Setup of try-juniper:
// top
module top(
    input rst, clk,
    input [11:0] ar, ai, br, bi,
    output [23:0] Pi, Pr
);
    wire PP1_CE, PP2_CE, a_sel, b_sel, add, PI_CE, PR_CE;
    control_unit uut1(
        .clk(clk),
        .rst(rst),
        .a_sel(a_sel),
        .b_sel(b_sel),
        .PP1_CE(PP1_CE),
        .PP2_CE(PP2_CE),
        .add(add),
        .PR_CE(PR_CE),
        .PI_CE(PI_CE)
    );
    datapath uut2(
        .clk(clk),
        .rst(rst),
        .a_sel(a_sel),
        .b_sel(b_sel),
        .PP1_CE(PP1_CE),
        .PP2_CE(PP2_CE),
        .add(add),
        .PR_CE(PR_CE),
        .PI_CE(PI_CE),
        .ar(ar),
        .ai(ai),
        .br(br),
        .bi(bi),
        .Pr(Pr),
        .Pi(Pi)
    );
endmodule
Size: ~1600 cells after synthesis, about 100 flip-flops, about 98 I/O pins, about 0.011 sq mm of cells after synthesis.
Settings: LEC_CHECK=0, ABC_AREA=1, CAP_MARGIN=20, CORE_MARGIN=2, CORE_UTILIZATION=72, CTS_CLUSTER_DIAMETER=390, CTS_CLUSTER_SIZE=96, SETUP_SLACK_MARGIN=-0.38, SLEW_MARGIN=20; clock period 3.86 ns.
run.sh (not shown) runs the stock make flow with config.mk's settings and CLKGATE_MAP_FILE=.
No final results exist for try-juniper, since it was stopped by error GRT-0116 during 5_1_grt.
Relative to try-juniper, the following input files were edited for try-cedar:
- ABC_AREA: 1 -> unset
- CTS_CLUSTER_SIZE: 96 -> unset
- CTS_CLUSTER_DIAMETER: 390 -> unset
- CORE_UTILIZATION: 72 -> 40
- SETUP_SLACK_MARGIN: -0.38 -> unset
- the clock period (ns, I/O delays scaled along): 3.86 -> 7.0
Results
Reported for try-juniper and try-cedar, largest buffer count on any clock path turned out identical to the last digit.
try-cedar | stages: all done | timing, DRC, antenna: all pass
Summary: with try-juniper as the reference, placeable core area in try-cedar moved up by more than half.
try-cedar: gate count after technology mapping 23% below try-juniper
The final RePlAce weighted congestion of try-cedar exceeds that of try-juniper by 0.98%.
Modified inputs, try-raven compared to try-cedar
- CORE_UTILIZATION: 40 -> 17
- the clock period (ns, I/O delays scaled along): 7.0 -> 7.64
Findings:
- try-raven finished all stages; the layout is clean.
- try-raven vs. try-cedar: number of sinks handled by clock tree synthesis has remained practically unchanged, total standard cell area after synthesis neither gained nor lost much, buffer and inverter count on the worst path moved down.
- try-raven ended with less non-clock buffer count than try-cedar.
- try-raven against try-cedar: utilization went down by 27 points, total number of vias went down by 67.
- try-raven against try-cedar: global-route met1 utilization has decreased; register fraction of the total cell area has decreased.

========
== job 4795 ==
Starting RTL as in the previous note.
Settings: LEC_CHECK=0, ABC_AREA=0, CAP_MARGIN=20, CELL_PAD_IN_SITES_GLOBAL_PLACEMENT=0, CORE_ASPECT_RATIO=0.89, CORE_MARGIN=2, CORE_UTILIZATION=72, CTS_CLUSTER_DIAMETER=324, CTS_CLUSTER_SIZE=98, PLACE_DENSITY_LB_ADDON=0.02, SETUP_SLACK_MARGIN=0.33, SLEW_MARGIN=20, TNS_END_PERCENT=55; clock period 2.21 ns.
Job 4795 did not finish; a tool error ended it in detailed placement (3_5_place_dp).
[inputs] job 7000 vs job 4795
Settings: CORE_UTILIZATION changed from 72 to 63; CORE_ASPECT_RATIO removed (was 0.89); SETUP_SLACK_MARGIN removed (was 0.33); TNS_END_PERCENT removed (was 55); CELL_PAD_IN_SITES_GLOBAL_PLACEMENT removed (was 0); CTS_CLUSTER_DIAMETER changed from 324 to 270; ABC_AREA removed (was 0); PLACE_DENSITY_LB_ADDON removed (was 0.02); the clock period (ns, I/O delays scaled along) changed from 2.21 to 7.0.
==> results <==
- Job 4795 -> job 7000: synthesis area per yosys delta 0, exact match
- Per the comparison of job 7000 with job 4795, die boundary width grew by about 0.8%; aoi/oai-family share of the synthesized area held steady.
- Against job 4795, job 7000 reports a floorplan utilization that is lower.
- Summary of job 4795 and job 7000: one run falls short of a clean finish, namely job 4795.
- On number of core rows: job 7000 sits above job 4795.
- Synthesized cell count came out exactly the same in job 4795 and job 7000.
- Compared with job 4795, job 7000 shows y dimension of the die that has gone up by more than 10%.
- Going from job 4795 to job 7000, placeable core region grows by 15%.
- Comparing job 7000 against job 4795, there is no change at all in count of library flops with an enable pin.
- Of job 4795 and job 7000, the run reporting the lower routability-driven placement congestion ratio was job 7000.
diff inputs: job 7000 => job 4430
Settings: clearing CTS_CLUSTER_DIAMETER, which used to be 270; swapping 63 for 40 in CORE_UTILIZATION; clearing CTS_CLUSTER_SIZE, which used to be 98; swapping 7.0 for 6.62 in the clock period (ns, I/O delays scaled along).
[summary]
- Comparing job 4430 with job 7000, the initial antenna violation count came out essentially unchanged.
- Job 4430 vs job 7000: cell count up in job 4430
[inputs] job 4990 vs job 4430
Settings: changing CORE_UTILIZATION from 40 to 72; setting ABC_AREA to 1 for the first time; setting CTS_CLUSTER_SIZE to 99 for the first time; setting PLACE_DENSITY to 0.43 for the first time; changing the clock period (ns, I/O delays scaled along) from 6.62 to 5.52.
==> results <==
Job 4990 did not run to completion, as it errored out during global routing (5_1_grt).
Job 4430 -> job 4990: number of sinks on the clock net delta 0, exact match
Compared with job 4430, job 4990 shows a higher synthesized cell count.
Side by side, number of placed cells counting well taps turned out higher in job 4990 than in job 4430.
Job 4990 ends up with a cell area after synthesis that is about 6.5% higher than in job 4430.
Count of cells resized by post-cts repair (higher): job 4990
Summary of the comparison: pre-placement core utilization is higher in job 4990, relative to job 4430.
Delta(overall die area, job 4990 - job 4430) < 0

========
top again, from the RTL that the note above started with.
make LEC_CHECK=0 CAP_MARGIN=20 CELL_PAD_IN_SITES_DETAIL_PLACEMENT=2 CELL_PAD_IN_SITES_GLOBAL_PLACEMENT=3 CORE_MARGIN=4 CORE_UTILIZATION=40 GPL_TIMING_DRIVEN=0 HOLD_SLACK_MARGIN=0.19 MIN_ROUTING_LAYER=met1 PLACE_DENSITY=0.76 SLEW_MARGIN=35 finish   # period 5.16 ns
The baseline finished with negative setup slack left.
Edit:
Settings changed: CELL_PAD_IN_SITES_DETAIL_PLACEMENT 2 to default, CELL_PAD_IN_SITES_GLOBAL_PLACEMENT 3 to default, CORE_MARGIN 4 to 5, GPL_TIMING_DRIVEN 0 to default, HOLD_SLACK_MARGIN 0.19 to default, MAX_ROUTING_LAYER from default to met4, MIN_ROUTING_LAYER met1 to default, PLACE_DENSITY 0.76 to default, SLEW_MARGIN 35 to 20.
Clock period 5.16 ns to 7.0 ns, I/O delays scaled along.
This time the run produced a clean layout.
Via count goes down by 18%.
Area after synthesis stays the same.
Design area drops by 13%.
Worst setup slack improves by 1.5 ns.
First-iteration DRC count went down by 26%.
Cell count went down by 5.5%.
Routed wire length goes down by 50%.
Global-route usage is lower by 13 points.

========
Starting RTL as in the previous note.
==> flow/design.v (excerpt) <==
module top(
    input rst, clk,
    input [11:0] ar, ai, br, bi,
    output [23:0] Pi, Pr
);
==> flow/config.mk <==
export PLATFORM = sky130hd
export DESIGN_NAME = top
export DESIGN_NICKNAME = top
export VERILOG_FILES = /design/flow/design.v
export SDC_FILE = /design/flow/constraint.sdc
export NUM_CORES = 4
export LEC_CHECK = 0
export ABC_AREA = 1
export CAP_MARGIN = 20
export CELL_PAD_IN_SITES_GLOBAL_PLACEMENT = 3
export CORE_MARGIN = 8
export CORE_UTILIZATION = 17
export PLACE_DENSITY = 0.9
export SETUP_SLACK_MARGIN = -0.26
export SLEW_MARGIN = 20
export TNS_END_PERCENT = 55
==> flow/constraint.sdc <==
create_clock -name core_clock -period 5.28 [get_ports {clk}]
set_input_delay 1.0560 -clock core_clock [delete_from_list [all_inputs] [get_ports {clk}]]
set_output_delay 1.0560 -clock core_clock [all_outputs]
set_load 0.01 [all_outputs]
The baseline finished but failed the layout checks on setup timing.
Next try:
--- a/flow/config.mk
+++ b/flow/config.mk
@@ -9,7 +9,9 @@
 export CAP_MARGIN = 20
-export CELL_PAD_IN_SITES_GLOBAL_PLACEMENT = 3
-export CORE_MARGIN = 8
-export CORE_UTILIZATION = 17
-export PLACE_DENSITY = 0.9
-export SETUP_SLACK_MARGIN = -0.26
+export CELL_PAD_IN_SITES_GLOBAL_PLACEMENT = 0
+export CORE_MARGIN = 2
+export CORE_UTILIZATION = 54
+export CTS_CLUSTER_DIAMETER = 234
+export CTS_CLUSTER_SIZE = 95
+export PLACE_DENSITY_LB_ADDON = 0.05
+export SETUP_SLACK_MARGIN = -0.31
 export SLEW_MARGIN = 20
The changed run finished but fails on setup timing.
Register-to-register slack gets worse by 0.12 ns.
Fmax went down by 0.53%.
Setup slack gets worse by 0.029 ns.
Hold slack gets worse by 0.0033 ns.
Global-route usage went up by 18 points.
Non-clock buffer count went down by 29.
Clock skew went down by 0.0045 ns.
Cell area went down by 7.7%.

========
Starting RTL as in the previous note.
==> flow/config.mk <==
export PLATFORM = sky130hd
export DESIGN_NAME = top
export DESIGN_NICKNAME = top
export VERILOG_FILES = /design/flow/design.v
export SDC_FILE = /design/flow/constraint.sdc
export NUM_CORES = 4
export LEC_CHECK = 0
export ABC_AREA = 1
export CAP_MARGIN = 40
export CELL_PAD_IN_SITES_DETAIL_PLACEMENT = 2
export CELL_PAD_IN_SITES_GLOBAL_PLACEMENT = 2
export CORE_MARGIN = 6
export CORE_UTILIZATION = 70
export CTS_CLUSTER_DIAMETER = 380
export GPL_ROUTABILITY_DRIVEN = 1
export GPL_TIMING_DRIVEN = 1
export HOLD_SLACK_MARGIN = 0.28
export MAX_ROUTING_LAYER = met4
export PLACE_DENSITY_LB_ADDON = 0.05
export SETUP_SLACK_MARGIN = 1.26
export SLEW_MARGIN = 20
export TNS_END_PERCENT = 55
==> flow/constraint.sdc <==
create_clock -name core_clock -period 5.28 [get_ports {clk}]
set_input_delay 1.0560 -clock core_clock [delete_from_list [all_inputs] [get_ports {clk}]]
set_output_delay 1.0560 -clock core_clock [all_outputs]
set_load 0.01 [all_outputs]
The first run stopped in 3_1_place_gp_skip_io (FLW-0024).
Next try:
Settings changed: CAP_MARGIN 40 to 20, CELL_PAD_IN_SITES_DETAIL_PLACEMENT 2 to unset, CELL_PAD_IN_SITES_GLOBAL_PLACEMENT 2 to 0, CORE_MARGIN 6 to 2, CORE_UTILIZATION 70 to 32, CTS_CLUSTER_DIAMETER 380 to 242, CTS_CLUSTER_SIZE set to 86, GPL_ROUTABILITY_DRIVEN 1 to unset, GPL_TIMING_DRIVEN 1 to unset, HOLD_SLACK_MARGIN 0.28 to unset, MAX_ROUTING_LAYER met4 to unset, SETUP_SLACK_MARGIN 1.26 to -0.34.
=> The new run finished with setup timing left; die size rises by about 90%; synthesized cell count is unchanged; synthesized area is unchanged.
Next try:
Settings changed: CORE_UTILIZATION 32 to 65, CTS_CLUSTER_DIAMETER 242 to 51, CTS_CLUSTER_SIZE 86 to 82, PLACE_DENSITY set to 0.35, PLACE_DENSITY_LB_ADDON 0.05 to unset, SETUP_SLACK_MARGIN -0.34 to 0.29.
The new run finished but failed the layout checks on setup timing.
Via count rose by about a fifth.
Routed wire length rose by about a fifth.
Sequential share of layout area fell by 0.51 points.
Utilization rose by 46 points.
Global-route usage rose by 19 points.
Cell area rose by a few percent.
Area after synthesis stays the same.
First-iteration DRC count rose to 2.5 times its value.
Clock-buffer cell count fell by 2.
Next try:
Settings changed: CORE_MARGIN 2 to 6, CORE_UTILIZATION 65 to 17, CTS_CLUSTER_DIAMETER 51 to unset, CTS_CLUSTER_SIZE 82 to unset, PLACE_DENSITY 0.35 to unset, PLACE_DENSITY_LB_ADDON set to 0.05, SETUP_SLACK_MARGIN 0.29 to -0.23.
=> The changed run ran to the end with violations: setup timing. Non-clock buffer count goes down by 8. Routed wire length went up by 7.8%. Setup slack degrades by 96 ps. Core utilization is lower by 63 points. Clock-buffer cell count came out higher by 2. Final cell count rose by about 30%. Final area climbs by about 4.3%.

========
The RTL this note starts from:
==> flow/design.v <==
module control_unit(
    input clk, rst,
    output reg a_sel, b_sel, PP1_CE, PP2_CE, add, PR_CE, PI_CE
);
    parameter S1 = 3'b001,
              S2 = 3'b010,
              S3 = 3'b011,
              S4 = 3'b100,
              S5 = 3'b101;
    reg [2:0] state, next;
    always @(posedge clk or posedge rst) begin
        if (rst)
            state <= S1;
        else
            state <= next;
    end
    always @(*) begin
        next = S1;
        PP1_CE = 0;
        PP2_CE = 0;
        add = 0;
        PR_CE = 0;
        PI_CE = 0;
        a_sel = 0;
        b_sel = 0;
        case (state) 
            S1: begin
					if(!rst)
                next = S2;
                PP1_CE = 1;
            end
            S2: begin
                next = S3;
                a_sel = 1;
                b_sel = 1;					 
                PP2_CE = 1;
            end
            S3: begin
                next = S4;
                b_sel = 1;
                PP1_CE = 1;					
                add = 1;
                PR_CE = 1;
            end
            S4: begin
                next = S5;
                a_sel = 1;
                PP2_CE = 1;
            end
            S5: begin
                next = S1;
                PI_CE = 1;
            end
        endcase
    end
endmodule
module datapath(
    input clk, rst,
    input a_sel, b_sel, PP1_CE, PP2_CE, add, PR_CE, PI_CE,
    input [11:0] ar, ai, br, bi,
    output reg [23:0] Pr, Pi
);
    wire [11:0] a_mux, b_mux;
    reg [23:0] PP1, PP2, PPs;
    wire [23:0] pro;
    assign a_mux = a_sel ? ai : ar;
    assign b_mux = b_sel ? bi : br;
    assign pro = a_mux * b_mux;  
    always @(posedge clk or posedge rst) begin
        if (rst) begin
            PP1 <= 0;
            PP2 <= 0;
        end else begin
            if (PP1_CE) 
                PP1 <= pro;
            if (PP2_CE) 
                PP2 <= pro;
        end
    end
    always @(*) begin
        if (!add)
            PPs = PP1 + PP2;
        else
            PPs = PP1 - PP2;
    end
    always @(posedge clk or posedge rst) begin
        if (rst) begin
            Pr <= 0;
            Pi <= 0;
        end else begin
            if (PR_CE) 
                Pr <= PPs;
            if (PI_CE) 
                Pi <= PPs;
        end
    end
endmodule
module top(
    input rst, clk,
    input [11:0] ar, ai, br, bi,
    output [23:0] Pi, Pr
);
    wire PP1_CE, PP2_CE, a_sel, b_sel, add, PI_CE, PR_CE;
    control_unit uut1(
        .clk(clk),
        .rst(rst),
        .a_sel(a_sel),
        .b_sel(b_sel),
        .PP1_CE(PP1_CE),
        .PP2_CE(PP2_CE),
        .add(add),
        .PR_CE(PR_CE),
        .PI_CE(PI_CE)
    );
    datapath uut2(
        .clk(clk),
        .rst(rst),
        .a_sel(a_sel),
        .b_sel(b_sel),
        .PP1_CE(PP1_CE),
        .PP2_CE(PP2_CE),
        .add(add),
        .PR_CE(PR_CE),
        .PI_CE(PI_CE),
        .ar(ar),
        .ai(ai),
        .br(br),
        .bi(bi),
        .Pr(Pr),
        .Pi(Pi)
    );
endmodule
make LEC_CHECK=0 CAP_MARGIN=20 CELL_PAD_IN_SITES_DETAIL_PLACEMENT=2 CORE_MARGIN=4 CORE_UTILIZATION=40 GPL_TIMING_DRIVEN=0 HOLD_SLACK_MARGIN=0.19 MIN_ROUTING_LAYER=met2 PLACE_DENSITY=0.76 SLEW_MARGIN=35 finish   # period 9.76 ns
The starting point died in global routing with GRT-0116.
Change:
==> flow/config.mk (replaced) <==
export PLATFORM = sky130hd
export DESIGN_NAME = top
export DESIGN_NICKNAME = top
export VERILOG_FILES = /design/flow/design.v
export SDC_FILE = /design/flow/constraint.sdc
export NUM_CORES = 4
export LEC_CHECK = 0
export CAP_MARGIN = 20
export CORE_MARGIN = 2
export CORE_UTILIZATION = 72
export CTS_CLUSTER_DIAMETER = 391
export SLEW_MARGIN = 20
==> flow/constraint.sdc (replaced) <==
create_clock -name core_clock -period 2.19 [get_ports {clk}]
set_input_delay 0.4380 -clock core_clock [delete_from_list [all_inputs] [get_ports {clk}]]
set_output_delay 0.4380 -clock core_clock [all_outputs]
set_load 0.01 [all_outputs]
After rerunning: This time the run stopped in clock tree synthesis, error DPL-0038; synthesized area does not change; die size falls by 46%; synthesized cell count does not change.
Change:
--- a/flow/config.mk
+++ b/flow/config.mk
@@ -9,4 +9,4 @@
 export CORE_MARGIN = 2
-export CORE_UTILIZATION = 72
-export CTS_CLUSTER_DIAMETER = 391
+export CORE_UTILIZATION = 66
+export CTS_CLUSTER_DIAMETER = 51
 export SLEW_MARGIN = 20
==> flow/constraint.sdc (replaced) <==
create_clock -name core_clock -period 5.51 [get_ports {clk}]
set_input_delay 1.1020 -clock core_clock [delete_from_list [all_inputs] [get_ports {clk}]]
set_output_delay 1.1020 -clock core_clock [all_outputs]
set_load 0.01 [all_outputs]
Outcome: The changed run reached the layout checks and failed them: negative setup slack. Die area went up by 8.8%. Synthesized cell count is unchanged. Area after synthesis stays the same.
Change:
--- a/flow/config.mk
+++ b/flow/config.mk
@@ -8,5 +8,4 @@
 export CAP_MARGIN = 20
-export CORE_MARGIN = 2
-export CORE_UTILIZATION = 66
-export CTS_CLUSTER_DIAMETER = 51
+export CORE_MARGIN = 4
+export CORE_UTILIZATION = 40
 export SLEW_MARGIN = 20
==> flow/constraint.sdc (replaced) <==
create_clock -name core_clock -period 9.76 [get_ports {clk}]
set_input_delay 1.9520 -clock core_clock [delete_from_list [all_inputs] [get_ports {clk}]]
set_output_delay 1.9520 -clock core_clock [all_outputs]
set_load 0.01 [all_outputs]
What happened: The new run completed with no timing, DRC or antenna violations; synthesized area stays the same; final cell count goes down by 4.5%; clock-buffer cell count falls by 1; via count drops by 28%; sequential share of layout area came out higher by 3.5 points.
